==> job 4527 <==
Design Top_FFT, start of the top module:
module Top_FFT #(
    parameter   INTEGER_SIZE = 4,
                FRACT_SIZE = 14,
                NFFT = 64
) (
    input       wire                                             clk, rst,
    input       wire                                             start_FFT,
    input       wire    signed  [INTEGER_SIZE+FRACT_SIZE-1:0]    serial_in_r, serial_in_i,
    output      wire    signed  [INTEGER_SIZE+FRACT_SIZE-1:0]    serial_out_r, serial_out_i,
    output      wire                                             end_FFT, data_valid_FFT
);
export LEC_CHECK = 0
export ABC_AREA = 1
export CAP_MARGIN = 20
export CORE_MARGIN = 2
export CORE_UTILIZATION = 70
export CTS_CLUSTER_DIAMETER = 227
export CTS_CLUSTER_SIZE = 35
export MAX_ROUTING_LAYER = met4
export PLACE_DENSITY = 0.64
export SETUP_SLACK_MARGIN = 1.89
export SLEW_MARGIN = 20
create_clock -name core_clock -period 7.06 [get_ports {clk}]
run.sh (not shown) runs the stock make flow with config.mk's settings and CLKGATE_MAP_FILE=.
==> job 6758 (differences from job 4527) <==
==> flow/config.mk (replaced) <==
export PLATFORM = sky130hd
export DESIGN_NAME = Top_FFT
export DESIGN_NICKNAME = Top_FFT
export VERILOG_FILES = /design/flow/design.v
export SDC_FILE = /design/flow/constraint.sdc
export NUM_CORES = 4
export LEC_CHECK = 0
export CAP_MARGIN = 20
export CORE_MARGIN = 2
export CORE_UTILIZATION = 63
export PLACE_DENSITY = 0.6
export SETUP_SLACK_MARGIN = 1.93
export SLEW_MARGIN = 20
==> flow/constraint.sdc (replaced) <==
create_clock -name core_clock -period 7.82 [get_ports {clk}]
set_input_delay 1.5640 -clock core_clock [delete_from_list [all_inputs] [get_ports {clk}]]
set_output_delay 1.5640 -clock core_clock [all_outputs]
set_load 0.01 [all_outputs]
==> notes.md <==
run metrics: dpl cells=approximately 22000, cell row count=approximately 210, hpwl dp=around 350000 um, Fail Reasons=setup timing, Post-Syn Area=0.2056 mm2, status=failed layout checks, Top-area cell share=between 40% and 50%, Final WS setup=-0.2627 ns, fa+ha+maj area frac=around a third, # setup viols final=23, H-tree level count=5, yosys aoi share=roughly 5.4%
(the above is from job 6758)
==> notes.md <==
run metrics: cell row count=202, yosys aoi share=6.011%, Top cells by area=dfrtp_1 39%, fa_1 22%, ha_1 9.6%, hpwl dp=roughly 470000 um, Die Width=556.5 um, Post-Syn Area=about 0.21 mm2, fa+ha+maj area frac=31.63%, dpl cells=roughly 26000, Top-area cell share=39.34%, status=stopped before the end, Fail Step=5_1_grt
(the above is from job 4527)


==> nickel: inputs <==
Top_FFT again, from the RTL that the note above started with.
==> flow/design.v (excerpt) <==
module Top_FFT #(
    parameter   INTEGER_SIZE = 4,
                FRACT_SIZE = 14,
                NFFT = 64
) (
    input       wire                                             clk, rst,
    input       wire                                             start_FFT,
    input       wire    signed  [INTEGER_SIZE+FRACT_SIZE-1:0]    serial_in_r, serial_in_i,
    output      wire    signed  [INTEGER_SIZE+FRACT_SIZE-1:0]    serial_out_r, serial_out_i,
    output      wire                                             end_FFT, data_valid_FFT
);
==> flow/config.mk <==
export PLATFORM = sky130hd
export DESIGN_NAME = Top_FFT
export DESIGN_NICKNAME = Top_FFT
export VERILOG_FILES = /design/flow/design.v
export SDC_FILE = /design/flow/constraint.sdc
export NUM_CORES = 4
export LEC_CHECK = 0
export ABC_AREA = 1
export CAP_MARGIN = 20
export CELL_PAD_IN_SITES_DETAIL_PLACEMENT = 1
export CELL_PAD_IN_SITES_GLOBAL_PLACEMENT = 2
export CORE_MARGIN = 2
export CORE_UTILIZATION = 40
export GPL_ROUTABILITY_DRIVEN = 0
export SLEW_MARGIN = 20
==> flow/constraint.sdc <==
create_clock -name core_clock -period 12.0 [get_ports {clk}]
set_input_delay 2.4000 -clock core_clock [delete_from_list [all_inputs] [get_ports {clk}]]
set_output_delay 2.4000 -clock core_clock [all_outputs]
set_load 0.01 [all_outputs]
==> inputs of quartz, as changes to nickel <==
--- a/flow/config.mk
+++ b/flow/config.mk
@@ -7,3 +7,3 @@
 export LEC_CHECK = 0
-export ABC_AREA = 1
+export ABC_AREA = 0
 export CAP_MARGIN = 20
@@ -11,5 +11,10 @@
 export CELL_PAD_IN_SITES_GLOBAL_PLACEMENT = 2
-export CORE_MARGIN = 2
+export CORE_MARGIN = 6
 export CORE_UTILIZATION = 40
-export GPL_ROUTABILITY_DRIVEN = 0
-export SLEW_MARGIN = 20
+export GPL_ROUTABILITY_DRIVEN = 1
+export HOLD_SLACK_MARGIN = -0.05
+export MAX_ROUTING_LAYER = met5
+export MIN_ROUTING_LAYER = met2
+export PLACE_DENSITY_LB_ADDON = 0.01
+export SLEW_MARGIN = 35
+export TNS_END_PERCENT = 35
==> inputs of yarrow, as changes to nickel <==
==> flow/config.mk (replaced) <==
export PLATFORM = sky130hd
export DESIGN_NAME = Top_FFT
export DESIGN_NICKNAME = Top_FFT
export VERILOG_FILES = /design/flow/design.v
export SDC_FILE = /design/flow/constraint.sdc
export NUM_CORES = 4
export LEC_CHECK = 0
export CAP_MARGIN = 20
export CORE_MARGIN = 2
export CORE_UTILIZATION = 72
export PLACE_DENSITY = 0.6
export SLEW_MARGIN = 20
export TNS_END_PERCENT = 5
==> flow/constraint.sdc (replaced) <==
create_clock -name core_clock -period 8.03 [get_ports {clk}]
set_input_delay 1.6060 -clock core_clock [delete_from_list [all_inputs] [get_ports {clk}]]
set_output_delay 1.6060 -clock core_clock [all_outputs]
set_load 0.01 [all_outputs]
==> qor summary <==
| quantity | nickel | yarrow | quartz |
|---|---|---|---|
| Initial DRC count | 6551 | - | 12804 |
| Register-to-register path setup slack | 2.34 ns | - | 1.58 ns |
| Placed wire-length estimate | 515000 um | 368000 um | 400000 um |
| Total number of vias | 140542 | - | 164734 |
| Combinational power | 0.000832 W | - | 0.000564 W |
| Flop share of the area | 35.7% | - | 36.9% |
| Proportion of synthesized area in mux cells | 0.759% | 1.61% | 1.61% |
| Total placed cells including tap cells | 28016 | 21865 | 24323 |
| Number of violations of the max-capacitance limit | 0 | - | 0 |
| Run status | timing/DRC/antenna clean | stopped before the end | timing/DRC/antenna clean |
| Last stage reached | - | global routing | - |
| TritonCTS clock tree | built | - | built |
| Vert. Die Dim | 735 um | 538 um | 729 um |
| Leakage power | 121 nW | - | 114 nW |
Power figures rest on the tool's default switching activity, not on a simulated workload.
